## alu_top
module alu_top(clk, a, b, s, result, zero);
input clk;
input [15:0] a, b;
input [3:0] s;
output reg [15:0] result;
output reg zero;
reg [15:0] a_q, b_q;
reg [3:0] s_q;
wire [15:0] alu_result;
wire alu_zero;
always @(posedge clk) begin
    a_q <= a;
    b_q <= b;
    s_q <= s;
    result <= alu_result;
    zero <= alu_zero;
end
alu u_alu(.a(a_q), .b(b_q), .s(s_q), .result(alu_result), .zero_detection(alu_zero));
endmodule
Size in the first run: roughly 53 flip-flops, about 0.0088 mm² of cells after synthesis.
export LEC_CHECK = 0
export CAP_MARGIN = 20
export CORE_MARGIN = 2
export CORE_UTILIZATION = 70
export CTS_CLUSTER_DIAMETER = 29
export HOLD_SLACK_MARGIN = -0.1
export MAX_ROUTING_LAYER = met4
export PLACE_DENSITY = 0.66
export SETUP_SLACK_MARGIN = 1.57
export SLEW_MARGIN = 20
create_clock -name core_clock -period 5.65 [get_ports {clk}]
run.sh (not shown) runs the stock make flow with config.mk's settings and CLKGATE_MAP_FILE=.
The starting point did not get past 5_1_grt, error GRT-0232.
==> next run, changes <==
==> flow/config.mk (replaced) <==
export PLATFORM = sky130hd
export DESIGN_NAME = alu_top
export DESIGN_NICKNAME = alu_top
export VERILOG_FILES = /design/flow/design.v
export SDC_FILE = /design/flow/constraint.sdc
export NUM_CORES = 4
export LEC_CHECK = 0
export CAP_MARGIN = 20
export CORE_MARGIN = 2
export CORE_UTILIZATION = 66
export SETUP_SLACK_MARGIN = 1.6
export SLEW_MARGIN = 20
==> flow/constraint.sdc (replaced) <==
create_clock -name core_clock -period 5.77 [get_ports {clk}]
set_input_delay 1.1540 -clock core_clock [delete_from_list [all_inputs] [get_ports {clk}]]
set_output_delay 1.1540 -clock core_clock [all_outputs]
set_load 0.01 [all_outputs]
Effect:
- This time the run finished but failed the layout checks on negative setup slack
- die area climbs by a few percent
- area after synthesis stays the same
- synthesized cell count is unchanged
==> next run, changes <==
--- a/flow/config.mk
+++ b/flow/config.mk
@@ -9,4 +9,3 @@
 export CORE_MARGIN = 2
-export CORE_UTILIZATION = 66
-export SETUP_SLACK_MARGIN = 1.6
+export CORE_UTILIZATION = 64
 export SLEW_MARGIN = 20
==> flow/constraint.sdc (replaced) <==
create_clock -name core_clock -period 5.52 [get_ports {clk}]
set_input_delay 1.1040 -clock core_clock [delete_from_list [all_inputs] [get_ports {clk}]]
set_output_delay 1.1040 -clock core_clock [all_outputs]
set_load 0.01 [all_outputs]
The new run produced a layout that fails on negative setup slack.
Clock-buffer cell count stays the same.
Combinational power climbs by 6.8%.
Routed wire length drops by 8.4%.
Register-to-register slack degrades by 0.57 ns.
Global-route usage drops by 3.2 points.
Setup slack degrades by 0.57 ns.
Utilization drops by 3.2 points.
Final area drops by about 2.3%.
Sequential share of layout area climbs by 0.13 points.
Synthesized area does not change.
==> next run, changes <==
--- a/flow/config.mk
+++ b/flow/config.mk
@@ -9,3 +9,3 @@
 export CORE_MARGIN = 2
-export CORE_UTILIZATION = 64
+export CORE_UTILIZATION = 40
 export SLEW_MARGIN = 20
==> flow/constraint.sdc (replaced) <==
create_clock -name core_clock -period 7.29 [get_ports {clk}]
set_input_delay 1.4580 -clock core_clock [delete_from_list [all_inputs] [get_ports {clk}]]
set_output_delay 1.4580 -clock core_clock [all_outputs]
set_load 0.01 [all_outputs]
=>
- Now the flow produced a clean layout
- sequential share of layout area rose by 0.84 points
- clock power fell by a quarter to a third
- worst setup slack gets better by 1.8 ns
- critical path depth fell by 1
- via count fell by roughly a tenth
- sequential power fell by about a fifth
- count of clock-buffer cells in the layout stays the same
==> next run, changes <==
--- a/flow/config.mk
+++ b/flow/config.mk
@@ -10,2 +10,4 @@
 export CORE_UTILIZATION = 40
+export MIN_ROUTING_LAYER = met2
+export PLACE_DENSITY = 0.69
 export SLEW_MARGIN = 20
==> flow/constraint.sdc (replaced) <==
create_clock -name core_clock -period 8.0 [get_ports {clk}]
set_input_delay 1.6000 -clock core_clock [delete_from_list [all_inputs] [get_ports {clk}]]
set_output_delay 1.6000 -clock core_clock [all_outputs]
set_load 0.01 [all_outputs]
Result: Final area came out lower by 0.58%; clock skew came out higher by 0.014 ns; global-route usage came out higher by 18 points; critical path depth came out higher by 1; die area does not change; count of clock-buffer cells in the layout came out higher by 2; sequential power came out lower by 7.6%; register-to-register slack improves by 0.06 ns.

alu_top again, from the RTL that the note above started with.
Settings: LEC_CHECK=0, CAP_MARGIN=20, CELL_PAD_IN_SITES_DETAIL_PLACEMENT=1, CORE_MARGIN=2, CORE_UTILIZATION=36, CTS_CLUSTER_DIAMETER=56, MAX_ROUTING_LAYER=met4, PLACE_DENSITY_LB_ADDON=0.22, SETUP_SLACK_MARGIN=3.09, SLEW_MARGIN=20, TNS_END_PERCENT=20; clock period 11.2 ns.
The starting point finished with timing, DRC and antenna clean.
Edit:
==> flow/config.mk (replaced) <==
export PLATFORM = sky130hd
export DESIGN_NAME = alu_top
export DESIGN_NICKNAME = alu_top
export VERILOG_FILES = /design/flow/design.v
export SDC_FILE = /design/flow/constraint.sdc
export NUM_CORES = 4
export LEC_CHECK = 0
export CAP_MARGIN = 35
export CORE_MARGIN = 2
export CORE_UTILIZATION = 72
export CTS_CLUSTER_DIAMETER = 30
export CTS_CLUSTER_SIZE = 50
export MAX_ROUTING_LAYER = met4
export SETUP_SLACK_MARGIN = 0.82
export SLEW_MARGIN = 20
==> flow/constraint.sdc (replaced) <==
create_clock -name core_clock -period 6.42 [get_ports {clk}]
set_input_delay 1.2840 -clock core_clock [delete_from_list [all_inputs] [get_ports {clk}]]
set_output_delay 1.2840 -clock core_clock [all_outputs]
set_load 0.01 [all_outputs]
Die size shrinks by 49%.
Sequential power grows by 77%.
Worst setup slack got worse by 3.6 ns.
Count of clock-buffer cells in the layout stays the same.
Wire length grows by 6.1%.
Total power grows by 110%.
Cell area grows by 3.9%.
Final cell count shrinks by 10%.
Worst hold slack improved by 0.066 ns.

## north
The RTL this note starts from:
==> flow/design.v <==
`timescale 1ns / 1ns
module alu_top(clk, a, b, s, result, zero);
input clk;
input [15:0] a, b;
input [3:0] s;
output reg [15:0] result;
output reg zero;
reg [15:0] a_q, b_q;
reg [3:0] s_q;
wire [15:0] alu_result;
wire alu_zero;
always @(posedge clk) begin
    a_q <= a;
    b_q <= b;
    s_q <= s;
    result <= alu_result;
    zero <= alu_zero;
end
alu u_alu(.a(a_q), .b(b_q), .s(s_q), .result(alu_result), .zero_detection(alu_zero));
endmodule

`timescale 1ns / 1ns
module three_to_one_mux(d0,d1,d2,s,y);
input [15:0] d0, d1, d2;
input [1:0] s;
output [15:0] y;
reg [15:0] y;
always@(d0 or d1 or d2 or s)
begin
case(s)
      2'b00  : y = d0;
      2'b01  : y = d1;
      2'b10  : y = d2;
      default : y = d0; 
endcase
end
endmodule
module rotate_right(n, value, result);
	input [15:0] n, value;
	output reg [15:0] result;
	reg [15:0] temp, temp2;
	always@(*)
	begin
		temp = 16'd0;
		temp2 = 16'd0;
		case(n[3:0])
			0:
				begin
				result = value;
				end
			1:
				begin
				temp = { {15 - 1 + 1{1'b0}}, value[1 - 1: 0] };
				temp2 = value >> 1;
				result = {temp[1 - 1: 0] , temp2[15 - 1: 0]};
				end
			2:
				begin
				temp = { {15 - 2 + 1{1'b0}}, value[2 - 1: 0] };
				temp2 = value >> 2;
				result = {temp[2 - 1: 0] , temp2[15 - 2: 0]};
				end
			3:
				begin
				temp = { {15 - 3 + 1{1'b0}}, value[3 - 1: 0] };
				temp2 = value >> 3;
				result = {temp[3 - 1: 0] , temp2[15 - 3: 0]};
				end
			4:
				begin
				temp = { {15 - 4 + 1{1'b0}}, value[4 - 1: 0] };
				temp2 = value >> 4;
				result = {temp[4 - 1: 0] , temp2[15 - 4: 0]};
				end
			5:
				begin
				temp = { {15 - 5 + 1{1'b0}}, value[5 - 1: 0] };
				temp2 = value >> 5;
				result = {temp[5 - 1: 0] , temp2[15 - 5: 0]};
				end
			6:
				begin
				temp = { {15 - 6 + 1{1'b0}}, value[6 - 1: 0] };
				temp2 = value >> 6;
				result = {temp[6 - 1: 0] , temp2[15 - 6: 0]};
				end
			7:
				begin
				temp = { {15 - 7 + 1{1'b0}}, value[7 - 1: 0] };
				temp2 = value >> 7;
				result = {temp[7 - 1: 0] , temp2[15 - 7: 0]};
				end
			8:
				begin
				temp = { {15 - 8 + 1{1'b0}}, value[8 - 1: 0] };
				temp2 = value >> 8;
				result = {temp[8 - 1: 0] , temp2[15 - 8: 0]};
				end
			9:
				begin
				temp = { {15 - 9 + 1{1'b0}}, value[9 - 1: 0] };
				temp2 = value >> 9;
				result = {temp[9 - 1: 0] , temp2[15 - 9: 0]};
				end
			10:
				begin
				temp = { {15 - 10 + 1{1'b0}}, value[10 - 1: 0] };
				temp2 = value >> 10;
				result = {temp[10 - 1: 0] , temp2[15 - 10: 0]};
				end
			11:
				begin
				temp = { {15 - 11 + 1{1'b0}}, value[11 - 1: 0] };
				temp2 = value >> 11;
				result = {temp[11 - 1: 0] , temp2[15 - 11: 0]};
				end
			12:
				begin
				temp = { {15 - 12 + 1{1'b0}}, value[12 - 1: 0] };
				temp2 = value >> 12;
				result = {temp[12 - 1: 0] , temp2[15 - 12: 0]};
				end
			13:
				begin
				temp = { {15 - 13 + 1{1'b0}}, value[13 - 1: 0] };
				temp2 = value >> 13;
				result = {temp[13 - 1: 0] , temp2[15 - 13: 0]};
				end
			14:
				begin
				temp = { {15 - 14 + 1{1'b0}}, value[14 - 1: 0] };
				temp2 = value >> 14;
				result = {temp[14 - 1: 0] , temp2[15 - 14: 0]};
				end
			15:
				begin
				temp = { {15 - 15 + 1{1'b0}}, value[15 - 1: 0] };
				temp2 = value >> 15;
				result = {temp[15 - 1: 0] , temp2[15 - 15: 0]};
				end
		endcase
	end
endmodule
module rotate_left(n, value, result);
	input [15:0] n, value;
	output reg [15:0] result;
	reg [15:0] temp, temp2;
	always@(*)
	begin
		temp = 16'd0;
		temp2 = 16'd0;
		case(n[3:0])
			0:
				begin
				result = value;
				end
			1:
				begin
				temp = { {15 - 1 + 1{1'b0}}, value[15:15 - 1 + 1] };
				temp2 = value << 1;
				result = {temp2[15:1] , temp[1 - 1:0]};
				end
			2:
				begin
				temp = { {15 - 2 + 1{1'b0}}, value[15:15 - 2 + 1] };
				temp2 = value << 2;
				result = {temp2[15:2] , temp[2 - 1:0]};
				end
			3:
				begin
				temp = { {15 - 3 + 1{1'b0}}, value[15:15 - 3 + 1] };
				temp2 = value << 3;
				result = {temp2[15:3] , temp[3 - 1:0]};
				end
			4:
				begin
				temp = { {15 - 4 + 1{1'b0}}, value[15:15 - 4 + 1] };
				temp2 = value << 4;
				result = {temp2[15:4] , temp[4 - 1:0]};
				end
			5:
				begin
				temp = { {15 - 5 + 1{1'b0}}, value[15:15 - 5 + 1] };
				temp2 = value << 5;
				result = {temp2[15:5] , temp[5 - 1:0]};
				end
			6:
				begin
				temp = { {15 - 6 + 1{1'b0}}, value[15:15 - 6 + 1] };
				temp2 = value << 6;
				result = {temp2[15:6] , temp[6 - 1:0]};
				end
			7:
				begin
				temp = { {15 - 7 + 1{1'b0}}, value[15:15 - 7 + 1] };
				temp2 = value << 7;
				result = {temp2[15:7] , temp[7 - 1:0]};
				end
			8:
				begin
				temp = { {15 - 8 + 1{1'b0}}, value[15:15 - 8 + 1] };
				temp2 = value << 8;
				result = {temp2[15:8] , temp[8 - 1:0]};
				end
			9:
				begin
				temp = { {15 - 9 + 1{1'b0}}, value[15:15 - 9 + 1] };
				temp2 = value << 9;
				result = {temp2[15:9] , temp[9 - 1:0]};
				end
			10:
				begin
				temp = { {15 - 10 + 1{1'b0}}, value[15:15 - 10 + 1] };
				temp2 = value << 10;
				result = {temp2[15:10] , temp[10 - 1:0]};
				end
			11:
				begin
				temp = { {15 - 11 + 1{1'b0}}, value[15:15 - 11 + 1] };
				temp2 = value << 11;
				result = {temp2[15:11] , temp[11 - 1:0]};
				end
			12:
				begin
				temp = { {15 - 12 + 1{1'b0}}, value[15:15 - 12 + 1] };
				temp2 = value << 12;
				result = {temp2[15:12] , temp[12 - 1:0]};
				end
			13:
				begin
				temp = { {15 - 13 + 1{1'b0}}, value[15:15 - 13 + 1] };
				temp2 = value << 13;
				result = {temp2[15:13] , temp[13 - 1:0]};
				end
			14:
				begin
				temp = { {15 - 14 + 1{1'b0}}, value[15:15 - 14 + 1] };
				temp2 = value << 14;
				result = {temp2[15:14] , temp[14 - 1:0]};
				end
			15:
				begin
				temp = { {15 - 15 + 1{1'b0}}, value[15:15 - 15 + 1] };
				temp2 = value << 15;
				result = {temp2[15:15] , temp[15 - 1:0]};
				end
		endcase
	end
endmodule
`timescale 1ns / 1ns
module alu(a,b,s,result,zero_detection);
input [15:0] a, b;
input [3:0] s;
output [15:0] result;
output reg zero_detection;
wire [15:0] rol_result, ror_result;
reg [15:0] other_result;
reg [1:0] mux_select;
wire [15:0] temp_result;
rotate_left rl1(.n(a), .value(b), .result(rol_result));
rotate_right rr1(.n(a), .value(b), .result(ror_result));
three_to_one_mux mux_1(.d0(rol_result),.d1(ror_result),.d2(other_result),.s(mux_select),.y(temp_result));
always@(*)
begin
 other_result = 16'd0;
 mux_select = 2'h2;
 case(s)
      4'b1111: begin other_result = a + b; mux_select = 3'h2;end   
      4'b1110: begin other_result = a - b; mux_select = 3'h2;end  
      4'b1101: begin other_result = a & b; mux_select = 3'h2;end 
      4'b1100: begin other_result = a | b; mux_select = 3'h2;end 
      4'b0001: begin other_result = a * b; mux_select = 3'h2;end
      4'b1100: begin other_result = a / b; mux_select = 3'h2;end
      4'b1010: begin other_result = a<<b; mux_select = 3'h2;end
      4'b1011: begin other_result = a>>b; mux_select = 3'h2;end
      4'b1000:    begin 
                  if (a < b) 
                        begin 
                              other_result = 16'd1; 
                              mux_select = 3'h2; 
                        end
                  else
                        begin
                              other_result = 0;
                              mux_select = 3'h2; 
                        end
                  end 
      4'b1001:    begin 
                  if(a > b) 
                        begin
                              other_result = 16'd1; 
                              mux_select = 3'h2;
                        end
                  else
                        begin
                              other_result = 0;
                              mux_select = 3'h2; 
                        end
                  end
      4'b1001: begin mux_select = 3'h0;end
      4'b1010: begin mux_select = 3'h1; end
      default: ;
endcase      
end 
always@(*)
begin
if(result == 0)
      zero_detection = 1;
else
      zero_detection = 0;
end 
assign result = temp_result;
endmodule
Settings: LEC_CHECK=0, CAP_MARGIN=30, CELL_PAD_IN_SITES_DETAIL_PLACEMENT=2, CORE_ASPECT_RATIO=1.55, CORE_MARGIN=2, CORE_UTILIZATION=52, CTS_CLUSTER_SIZE=83, GPL_ROUTABILITY_DRIVEN=0, GPL_TIMING_DRIVEN=1, MAX_ROUTING_LAYER=met4, MIN_ROUTING_LAYER=met2, SLEW_MARGIN=15, TNS_END_PERCENT=70; clock period 4.71 ns.
north: DPL-0033 in detailed placement (3_5_place_dp) -> run aborted
What south does differently from north at the input level:
Settings: CTS_CLUSTER_SIZE no longer set, was 83; CORE_ASPECT_RATIO no longer set, was 1.55; CAP_MARGIN now 20, was 30; SLEW_MARGIN now 20, was 15; SETUP_SLACK_MARGIN now 1.73, previously not set; CORE_UTILIZATION now 40, was 52; MAX_ROUTING_LAYER no longer set, was met4; GPL_ROUTABILITY_DRIVEN no longer set, was 0; GPL_TIMING_DRIVEN no longer set, was 1; TNS_END_PERCENT no longer set, was 70; CELL_PAD_IN_SITES_DETAIL_PLACEMENT no longer set, was 2; MIN_ROUTING_LAYER no longer set, was met2; the clock period (ns, I/O delays scaled along) now 7.29, was 4.71.
--- outcome ---
- south was carried through to the last stage, and its layout satisfied the timing, design-rule and antenna checks.
- Summary of south over north: overall die height went down by 8.2%; proportion of synthesized chip area in sequential cells was more or less identical; yosys stat cell total was more or less identical.
- Between south and north, it is south whose count of standard-cell rows is lower, by 5.
- north -> south: core area increased by more than a quarter
- Changes observed in south relative to north: post-synthesis share of cell area spent on and, or, nand and nor gates flat, area figure in the yosys stat output flat, full die area up 5200 um^2, initial core utilization down 12 points.
- Proportion of synthesized area in mux cells came out exactly the same in south and north.
For east, these inputs were changed with respect to south:
Settings: removing SETUP_SLACK_MARGIN (formerly 1.73); changing the clock period (ns, I/O delays scaled along) from 7.29 to 5.15.
==> results <==
The sole clean run among east and south is south. south → east: met3 layer wire length in the routed design decreased by 18% relative to the old numbers; global routing met2 resource utilization increased by 0.84 points relative to the old numbers. In the reports for east and south, the smaller via count of the first global-routing pass belongs to south. Detailed-routing wirelength on met1 ends up higher on east. Between east and south, worst hold-check slack is higher for east, south comes in under that. Comparing east and south, the higher worst setup slack after layout was measured on south. In east, the register fraction of the total cell area came out 1.0 points below the value in south.
The inputs of west differ from those of east as listed below.
Settings: an added CTS_CLUSTER_DIAMETER of 391; an added CTS_CLUSTER_SIZE of 98; an added ABC_AREA of 1; an added CELL_PAD_IN_SITES_GLOBAL_PLACEMENT of 3; an added PLACE_DENSITY of 0.43; an added TNS_END_PERCENT of 5; a change of the clock period (ns, I/O delays scaled along) from 5.15 to 8.0.
[summary]
- west ended with every stage complete and zero timing, DRC or antenna violations.
- Of west and east, it is west that has the lower total power.
- Net load switching power: west vs east down 0.0013 W
- Taking east as the reference, in west post-place setup slack moved up; routing usage on met2 went up 4.0 points.
No activity file was given, so power comes from the tool's default toggle rates.
